==> trial 3: inputs <==
Design Topmodule, start of the top module:
module Topmodule(
    input wire Clk,
    input wire Data,
    input wire Reset,
    input wire En,
    output reg Out
    );
make LEC_CHECK=0 CAP_MARGIN=15 CELL_PAD_IN_SITES_GLOBAL_PLACEMENT=0 CORE_ASPECT_RATIO=0.92 CORE_MARGIN=2 CORE_UTILIZATION=72 CTS_CLUSTER_DIAMETER=172 HOLD_SLACK_MARGIN=-0.08 PLACE_DENSITY=0.63 SETUP_SLACK_MARGIN=2.08 SLEW_MARGIN=20 finish   # period 8.12 ns
run.sh (not shown) runs the stock make flow with config.mk's settings and CLKGATE_MAP_FILE=.
==> build 6: changes against trial 3 <==
Settings changed: CAP_MARGIN 15 to 20, CELL_PAD_IN_SITES_GLOBAL_PLACEMENT 0 to unset, CORE_ASPECT_RATIO 0.92 to unset, CORE_UTILIZATION 72 to 40, CTS_CLUSTER_DIAMETER 172 to unset, GPL_TIMING_DRIVEN set to 0, HOLD_SLACK_MARGIN -0.08 to unset, MAX_ROUTING_LAYER set to met4, PLACE_DENSITY 0.63 to unset, SETUP_SLACK_MARGIN 2.08 to 1.5, TNS_END_PERCENT set to 65.
==> flow/constraint.sdc (replaced) <==
create_clock -name core_clock -period 8.69 [get_ports {Clk}]
set_input_delay 1.7380 -clock core_clock [delete_from_list [all_inputs] [get_ports {Clk}]]
set_output_delay 1.7380 -clock core_clock [all_outputs]
set_load 0.01 [all_outputs]
==> build 60: changes against trial 3 <==
Settings changed: ABC_AREA set to 1, CAP_MARGIN 15 to 20, CELL_PAD_IN_SITES_GLOBAL_PLACEMENT 0 to unset, CORE_ASPECT_RATIO 0.92 to unset, CTS_CLUSTER_DIAMETER 172 to unset, HOLD_SLACK_MARGIN -0.08 to unset, PLACE_DENSITY 0.63 to unset, SETUP_SLACK_MARGIN 2.08 to unset.
==> flow/constraint.sdc (replaced) <==
create_clock -name core_clock -period 10.2 [get_ports {Clk}]
set_input_delay 2.0400 -clock core_clock [delete_from_list [all_inputs] [get_ports {Clk}]]
set_output_delay 2.0400 -clock core_clock [all_outputs]
set_load 0.01 [all_outputs]
==> Changelog: implementation <==
## Implementation

* Hold_sp: Scrambler.scrambler.seed[2]$_SDFFE_PP1P_
* Outcome: finished with violations
* Final WS setup at -1570 ps
* # rows at 89
* Cts bufs inserted at slightly above 80
* Failed layout checks: negative setup slack
* # setup viols final at 1
The numbers above come from trial 3.

==> Changelog: implementation <==
## Implementation

* Post-synth EDFFs at 0
* Cts bufs inserted at about 88
* # setup viols final at 1
* Final WS setup at -619 ps
* # rows at 124
* Start point of the critical path: deinterleaved.deinterleaver.counter[4]$_SDFF_PP0_
* Failed layout checks: negative setup slack
* Tap Cells at ~1500
* Syn Nets at approximately 6000
* Outcome: finished with violations
* Leak at ~17 nW
The numbers above come from build 6.

==> Changelog: implementation <==
## Implementation

* Hold_sp: Scrambler.scrambler.seed[4]$_SDFFE_PP1P_
* Sequential cell area share at a little under a third
* GPL Wtd Cong at between 0.9 and 1
* Met2 Usage GRT at a little over three fifths
* Final WS setup at around 560 ps
* Placed cell areas at 48000 um2
* Cts bufs inserted at around 85
* WL final at between 100000 and 150000 um
* # rows at roughly 94
* Outcome: finished clean
The numbers above come from build 60.


---

==> job 8264 <==
Topmodule again, from the RTL that the note above started with.
==> flow/config.mk <==
export PLATFORM = sky130hd
export DESIGN_NAME = Topmodule
export DESIGN_NICKNAME = Topmodule
export VERILOG_FILES = /design/flow/design.v
export SDC_FILE = /design/flow/constraint.sdc
export NUM_CORES = 4
export LEC_CHECK = 0
export CAP_MARGIN = 10
export CELL_PAD_IN_SITES_GLOBAL_PLACEMENT = 0
export CORE_MARGIN = 2
export CORE_UTILIZATION = 72
export CTS_CLUSTER_DIAMETER = 379
export CTS_CLUSTER_SIZE = 17
export HOLD_SLACK_MARGIN = 0.04
export PLACE_DENSITY = 0.35
export SETUP_SLACK_MARGIN = 2.42
export SLEW_MARGIN = 20
==> flow/constraint.sdc <==
create_clock -name core_clock -period 8.33 [get_ports {Clk}]
set_input_delay 1.6660 -clock core_clock [delete_from_list [all_inputs] [get_ports {Clk}]]
set_output_delay 1.6660 -clock core_clock [all_outputs]
set_load 0.01 [all_outputs]
==> job 1835: changes against job 8264 <==
==> flow/config.mk (replaced) <==
export PLATFORM = sky130hd
export DESIGN_NAME = Topmodule
export DESIGN_NICKNAME = Topmodule
export VERILOG_FILES = /design/flow/design.v
export SDC_FILE = /design/flow/constraint.sdc
export NUM_CORES = 4
export LEC_CHECK = 0
export CAP_MARGIN = 15
export CORE_MARGIN = 2
export CORE_UTILIZATION = 72
export CTS_CLUSTER_DIAMETER = 95
export HOLD_SLACK_MARGIN = -0.07
export SETUP_SLACK_MARGIN = 0.68
export SLEW_MARGIN = 20
==> flow/constraint.sdc (replaced) <==
create_clock -name core_clock -period 7.74 [get_ports {Clk}]
set_input_delay 1.5480 -clock core_clock [delete_from_list [all_inputs] [get_ports {Clk}]]
set_output_delay 1.5480 -clock core_clock [all_outputs]
set_load 0.01 [all_outputs]
==> job 4386: changes against job 8264 <==
==> flow/config.mk (replaced) <==
export PLATFORM = sky130hd
export DESIGN_NAME = Topmodule
export DESIGN_NICKNAME = Topmodule
export VERILOG_FILES = /design/flow/design.v
export SDC_FILE = /design/flow/constraint.sdc
export NUM_CORES = 4
export LEC_CHECK = 0
export CAP_MARGIN = 40
export CELL_PAD_IN_SITES_GLOBAL_PLACEMENT = 2
export CORE_MARGIN = 2
export CORE_UTILIZATION = 37
export CTS_CLUSTER_DIAMETER = 172
export HOLD_SLACK_MARGIN = -0.07
export PLACE_DENSITY = 0.36
export SETUP_SLACK_MARGIN = 2.09
export SLEW_MARGIN = 15
==> impl_metrics.env <==
# implementation run metrics
export IMPL_outcome="complete, but fails checks"
export IMPL_violations="negative setup slack"
export IMPL_dp_cells=6423
export IMPL_setup_viol=1
export IMPL_fin_ws_ns=-1.73
-- figures above: job 1835

==> impl_metrics.env <==
# implementation run metrics
export IMPL_setup_viol=1
export IMPL_violations="negative setup slack"
export IMPL_dp_cells=7257
export IMPL_outcome="complete, but fails checks"
export IMPL_fin_ws_ns=-0.967
-- figures above: job 4386

==> impl_metrics.env <==
# implementation run metrics
export IMPL_fin_ws_ns=-1.27
export IMPL_cap_viol_max_count=0
export IMPL_clkPwrFrac_pct=39.1
export IMPL_clock_area_share_pct=2.80
export IMPL_violations="negative setup slack"
export IMPL_outcome="complete, but fails checks"
export IMPL_route_met3_wl_mm=10.5
export IMPL_crit_arrival_ns=10.12
export IMPL_dp_cells=6411
export IMPL_setup_viol=1
-- figures above: job 8264


---

==> v22 <==
Starting RTL as in the previous note.
// Topmodule
module Topmodule(
    input wire Clk,
    input wire Data,
    input wire Reset,
    input wire En,
    output reg Out
    );
	 wire Out_scrambler;
	 wire Out_descrambler;
	 wire Out_convendcoder;
	 wire Out_viterbi;
	 wire Out_interleaver;
	 wire Out_deinterleaver;
	 reg [9:0] counter;
	 Scrambler_control Scrambler (
    .Clk(Clk), 
    .MAC_Data(Data), 
    .Reset(Reset), 
    .En(En), 
    .Out(Out_scrambler)
    );
	 convencoder_control convendcoder (
    .Clk(Clk), 
    .Reset(Reset), 
    .En(En), 
    .Data(Out_scrambler), 
    .kout(Out_convendcoder)
    );
	 control_interleaver interleaved (
    .Clk(Clk), 
    .Reset(Reset), 
    .En(En), 
    .Data(Out_convendcoder), 
    .Out(Out_interleaver)
    );
	 control_deinterleaver deinterleaved (
    .Clk(Clk), 
    .Reset(Reset), 
    .En(En), 
    .Data(Out_interleaver), 
    .Out(Out_deinterleaver) 
    );
	 viterbicontrol vit (
    .Data(Out_deinterleaver), 
    .Clk(Clk), 
    .En(En), 
    .Reset(Reset), 
    .Out(Out_viterbi)
    );
	 Descrambler_control Descrambler (
    .Clk(Clk),  
    .Reset(Reset), 
    .En(En), 
    .Data(Out_viterbi), 
    .Out(Out_descrambler)
    );
	always@ (posedge Clk)begin
		if(~En || Reset) begin
			Out <= 1'b0;
			counter <= 10'b0;
		end
		else 
			Out <= Out_descrambler;
	end
endmodule
make LEC_CHECK=0 ABC_AREA=1 CAP_MARGIN=15 CELL_PAD_IN_SITES_GLOBAL_PLACEMENT=0 CORE_MARGIN=2 CORE_UTILIZATION=72 CTS_CLUSTER_DIAMETER=172 HOLD_SLACK_MARGIN=0.04 PLACE_DENSITY=0.63 SETUP_SLACK_MARGIN=-0.38 SLEW_MARGIN=20 finish   # period 6.7 ns
==> v38 (differences from v22) <==
Settings changed: ABC_AREA 1 to unset, CAP_MARGIN 15 to 20, CELL_PAD_IN_SITES_GLOBAL_PLACEMENT 0 to unset, CORE_UTILIZATION 72 to 40, CTS_CLUSTER_DIAMETER 172 to unset, CTS_CLUSTER_SIZE set to 100, GPL_TIMING_DRIVEN set to 0, HOLD_SLACK_MARGIN 0.04 to unset, MAX_ROUTING_LAYER set to met4, PLACE_DENSITY 0.63 to unset, PLACE_DENSITY_LB_ADDON set to 0.08, SETUP_SLACK_MARGIN -0.38 to 1.5, TNS_END_PERCENT set to 65.
==> flow/constraint.sdc (replaced) <==
create_clock -name core_clock -period 11.4 [get_ports {Clk}]
set_input_delay 2.2800 -clock core_clock [delete_from_list [all_inputs] [get_ports {Clk}]]
set_output_delay 2.2800 -clock core_clock [all_outputs]
set_load 0.01 [all_outputs]
==> v25 (differences from v22) <==
Settings changed: ABC_AREA 1 to unset, CELL_PAD_IN_SITES_GLOBAL_PLACEMENT 0 to unset, CTS_CLUSTER_DIAMETER 172 to 95, CTS_CLUSTER_SIZE set to 17, GPL_ROUTABILITY_DRIVEN set to 0, HOLD_SLACK_MARGIN 0.04 to -0.07, PLACE_DENSITY 0.63 to unset, SETUP_SLACK_MARGIN -0.38 to 0.68.
==> flow/constraint.sdc (replaced) <==
create_clock -name core_clock -period 7.74 [get_ports {Clk}]
set_input_delay 1.5480 -clock core_clock [delete_from_list [all_inputs] [get_ports {Clk}]]
set_output_delay 1.5480 -clock core_clock [all_outputs]
set_load 0.01 [all_outputs]
==> comparison <==
Clock skew, highest first: v38, v25, v22.
The lowest clock power belongs to v25, the highest to v22.
Of v38 and v25, v25 has the higher sequential power (gap about 32%, measured against v25).
Maximum frequency: v22 > v38 > v25.
In v25 the count of clock-buffer cells in the layout is lower than in v38, by 93.
Of v22 and v25, v25 has the higher register-to-register slack (gap 0.77 ns).
Combinational power: v38 is lower than v25 (about 12%).
Of v22 and v38, v22 has the higher synthesized cell count (gap 24%, measured against v38).
Cell count: v25 < v38 < v22.
v38 produced a clean layout. v25 ran to the end with violations: negative setup slack. v22 produced a layout that fails on negative setup slack.
The highest utilization belongs to v22, the lowest to v38.

---

==> run a: inputs <==
Starting RTL as in the previous note.
clock: 12.2 ns
lec_check: 0
abc_area: 1
cap_margin: 20
cell_pad_in_sites_detail_placement: 1
cell_pad_in_sites_global_placement: 3
core_aspect_ratio: 1.38
core_margin: 6
core_utilization: 59
cts_cluster_diameter: 272
gpl_routability_driven: 0
place_density_lb_addon: 0.03
setup_slack_margin: 2.42
slew_margin: 30
==> inputs of run b, as changes to run a <==
==> flow/config.mk (replaced) <==
export PLATFORM = sky130hd
export DESIGN_NAME = Topmodule
export DESIGN_NICKNAME = Topmodule
export VERILOG_FILES = /design/flow/design.v
export SDC_FILE = /design/flow/constraint.sdc
export NUM_CORES = 4
export LEC_CHECK = 0
export CAP_MARGIN = 15
export CELL_PAD_IN_SITES_GLOBAL_PLACEMENT = 0
export CORE_MARGIN = 2
export CORE_UTILIZATION = 72
export CTS_CLUSTER_DIAMETER = 172
export HOLD_SLACK_MARGIN = 0.04
export PLACE_DENSITY = 0.63
export SETUP_SLACK_MARGIN = 0.42
export SLEW_MARGIN = 20
==> flow/constraint.sdc (replaced) <==
create_clock -name core_clock -period 8.12 [get_ports {Clk}]
set_input_delay 1.6240 -clock core_clock [delete_from_list [all_inputs] [get_ports {Clk}]]
set_output_delay 1.6240 -clock core_clock [all_outputs]
set_load 0.01 [all_outputs]
==> inputs of run c, as changes to run a <==
==> flow/config.mk (replaced) <==
export PLATFORM = sky130hd
export DESIGN_NAME = Topmodule
export DESIGN_NICKNAME = Topmodule
export VERILOG_FILES = /design/flow/design.v
export SDC_FILE = /design/flow/constraint.sdc
export NUM_CORES = 4
export LEC_CHECK = 0
export CAP_MARGIN = 40
export CELL_PAD_IN_SITES_GLOBAL_PLACEMENT = 2
export CORE_MARGIN = 2
export CORE_UTILIZATION = 37
export CTS_CLUSTER_DIAMETER = 172
export HOLD_SLACK_MARGIN = 0.04
export PLACE_DENSITY = 0.36
export SETUP_SLACK_MARGIN = -0.66
export SLEW_MARGIN = 20
==> flow/constraint.sdc (replaced) <==
create_clock -name core_clock -period 8.33 [get_ports {Clk}]
set_input_delay 1.6660 -clock core_clock [delete_from_list [all_inputs] [get_ports {Clk}]]
set_output_delay 1.6660 -clock core_clock [all_outputs]
set_load 0.01 [all_outputs]
==> inputs of run d, as changes to run a <==
==> flow/config.mk (replaced) <==
export PLATFORM = sky130hd
export DESIGN_NAME = Topmodule
export DESIGN_NICKNAME = Topmodule
export VERILOG_FILES = /design/flow/design.v
export SDC_FILE = /design/flow/constraint.sdc
export NUM_CORES = 4
export LEC_CHECK = 0
export CAP_MARGIN = 20
export CORE_MARGIN = 2
export CORE_UTILIZATION = 40
export SLEW_MARGIN = 20
==> flow/constraint.sdc (replaced) <==
create_clock -name core_clock -period 11.2 [get_ports {Clk}]
set_input_delay 2.2400 -clock core_clock [delete_from_list [all_inputs] [get_ports {Clk}]]
set_output_delay 2.2400 -clock core_clock [all_outputs]
set_load 0.01 [all_outputs]
==> summary.txt <==
run metrics: status=failed layout checks, Blocking Checks=setup timing, CORE AREA=124000 um^2, Final Setup Violations=1, die x size=358 um, Synth top cell by count=dfxtp_1, # rows=129, die area=128000 um^2, cells after synthesis=5866, Adder Area Share=5.36%, and-or/or-and share of the synthesized area=21.2%, and+or+nand+nor area frac=22.4%, Setup WS post-layout=-0.891 ns, Top area cell types=dfxtp_1 (34%), nand2_1 (6.3%), a21oi_1 (5.6%)
The numbers above come from run c.

==> summary.txt <==
run results: status=stopped before the end, Halt Stage=global placement without I/O, First Err=[ERROR FLW-0024] Place density exceeds 1.0 (current PLACE_DENSITY_LB_ADDON =  0.03). Please check if the value of  PLACE_DENSITY_LB_ADDON is between 0 and 0.99., Adder Area Share=5.20%, and-or/or-and share of the synthesized area=23.6%, # rows=122, Synth top cell by count=nand2_1, cells after synthesis=7262, and+or+nand+nor area frac=26.3%, Top area cell types=dfxtp_1 (33%), nand2_1 (10%), o21ai_0 (7.7%), die x size=254 um
The numbers above come from run a.

==> summary.txt <==
run metrics: status=failed layout checks, Setup WS post-layout=-1.28 ns, Max-area cell share=33.8%, Top area cell types=dfxtp_1 (34%), nand2_1 (6.3%), a21oi_1 (5.6%), crit path capture=deinterleaved.Out, Blocking Checks=setup timing, and-or/or-and share of the synthesized area=21.2%, # rows=92, CORE AREA=63300 um^2, Adder Area Share=5.36%, Synth top cell by count=dfxtp_1, Final Setup Violations=1, die area=66400 um^2
The numbers above come from run b.

==> summary.txt <==
run metrics: status=no timing/DRC/antenna violations, and+or+nand+nor area frac=22.4%, die x size=344 um, Top area cell types=dfxtp_1 (34%), nand2_1 (6.3%), a21oi_1 (5.6%), Synth top cell by count=dfxtp_1, Adder Area Share=5.36%, cells after synthesis=5866, Final Setup Violations=0, # rows=124, Setup WS post-layout=0.758 ns, and-or/or-and share of the synthesized area=21.2%, CORE AREA=115000 um^2
The numbers above come from run d.


---

==> v2: inputs <==
Topmodule again, from the RTL that the note above started with.
Settings: LEC_CHECK=0, CAP_MARGIN=20, CELL_PAD_IN_SITES_GLOBAL_PLACEMENT=0, CORE_MARGIN=5, CORE_UTILIZATION=67, CTS_CLUSTER_DIAMETER=235, GPL_ROUTABILITY_DRIVEN=1, GPL_TIMING_DRIVEN=0, MAX_ROUTING_LAYER=met4, MIN_ROUTING_LAYER=met2, PLACE_DENSITY_LB_ADDON=0.06, SETUP_SLACK_MARGIN=-1.39, SLEW_MARGIN=15; clock period 16.3 ns.
==> inputs of v13, as changes to v2 <==
==> flow/config.mk (replaced) <==
export PLATFORM = sky130hd
export DESIGN_NAME = Topmodule
export DESIGN_NICKNAME = Topmodule
export VERILOG_FILES = /design/flow/design.v
export SDC_FILE = /design/flow/constraint.sdc
export NUM_CORES = 4
export LEC_CHECK = 0
export ABC_AREA = 1
export CAP_MARGIN = 0
export CORE_MARGIN = 2
export CORE_UTILIZATION = 72
export CTS_CLUSTER_SIZE = 16
export PLACE_DENSITY = 0.43
export SETUP_SLACK_MARGIN = 1.65
export SLEW_MARGIN = 20
==> flow/constraint.sdc (replaced) <==
create_clock -name core_clock -period 6.21 [get_ports {Clk}]
set_input_delay 1.2420 -clock core_clock [delete_from_list [all_inputs] [get_ports {Clk}]]
set_output_delay 1.2420 -clock core_clock [all_outputs]
set_load 0.01 [all_outputs]
==> inputs of v20, as changes to v2 <==
==> flow/config.mk (replaced) <==
export PLATFORM = sky130hd
export DESIGN_NAME = Topmodule
export DESIGN_NICKNAME = Topmodule
export VERILOG_FILES = /design/flow/design.v
export SDC_FILE = /design/flow/constraint.sdc
export NUM_CORES = 4
export LEC_CHECK = 0
export CAP_MARGIN = 40
export CELL_PAD_IN_SITES_GLOBAL_PLACEMENT = 0
export CORE_MARGIN = 2
export CORE_UTILIZATION = 69
export CTS_CLUSTER_DIAMETER = 172
export HOLD_SLACK_MARGIN = 0.04
export PLACE_DENSITY = 0.63
export SETUP_SLACK_MARGIN = 0.42
export SLEW_MARGIN = 20
==> flow/constraint.sdc (replaced) <==
create_clock -name core_clock -period 8.33 [get_ports {Clk}]
set_input_delay 1.6660 -clock core_clock [delete_from_list [all_inputs] [get_ports {Clk}]]
set_output_delay 1.6660 -clock core_clock [all_outputs]
set_load 0.01 [all_outputs]
==> results <==
v20 ran to the end with violations: negative setup slack. v2 died in global routing. v13 finished with negative setup slack left.
Between v13 and v20, the lower maximum frequency is in v13 (gap about 1.2%, measured against v20).
Between v20 and v13, the lower first-iteration DRC count is in v20 (gap 17%, measured against v13).
In synthesized cell count, v2 and v20 do not differ.
In v13 the critical path depth is higher than in v20, by 15.
Worst hold slack: v20 is lower than v13 (0.0038 ns).
Between v20 and v13, the lower clock skew is in v13 (gap 0.0040 ns).
In v20 the total power is smaller than in v13, by 25%.
Between v13 and v20, the lower setup slack is in v13 (gap 2.2 ns).
==> figures <==
| quantity | v2 | v13 | v20 |
|---|---|---|---|
| Status | stopped before the end | failed layout checks | failed layout checks |
| Last stage reached | global routing | - | - |
| Violated checks | - | negative setup slack | negative setup slack |
| Per-cell via count in the routed design | - | 6.27 | 6.60 |
| Detailed-router iteration count before antenna repair | - | 7 | 9 |
| Worst slack, placed | 5.14 ns | -3.38 ns | -1.24 ns |
| Crit end category | - | flop | flop |
| Critical path's most frequent cell | - | sky130_fd_sc_hd__nand2_2 | sky130_fd_sc_hd__fa_1 |
| Clk tree area frac | - | 5.42% | 5.77% |
| Number of nets with antenna violations after routing | - | 0 | 0 |
| Final Max Slew Viols | - | 0 | 0 |
| Final estimated routing congestion in global placement | 1.14 | 0.968 | 0.944 |
| Startpoint of the tightest hold check path | - | Descrambler.descrambler.seed[2] | Descrambler.descrambler.seed[5] |
| Internal power contribution | - | 0.00812 W | 0.00609 W |
| Proportion of power drawn by combinational gates | - | 1.2% | 1.0% |
| Sequential cell fraction of total power | - | 48.4% | 48.2% |
| Cell Count, Final, Fillers Out | - | 8,090 | 6,630 |
| Simple-gate area share of the yosys netlist | 22.4% | 26.3% | 22.4% |
| DRC Markers | - | 0 | 0 |
| Max Cap Viol | - | 0 | 0 |
Power and IR drop assume default switching activity.
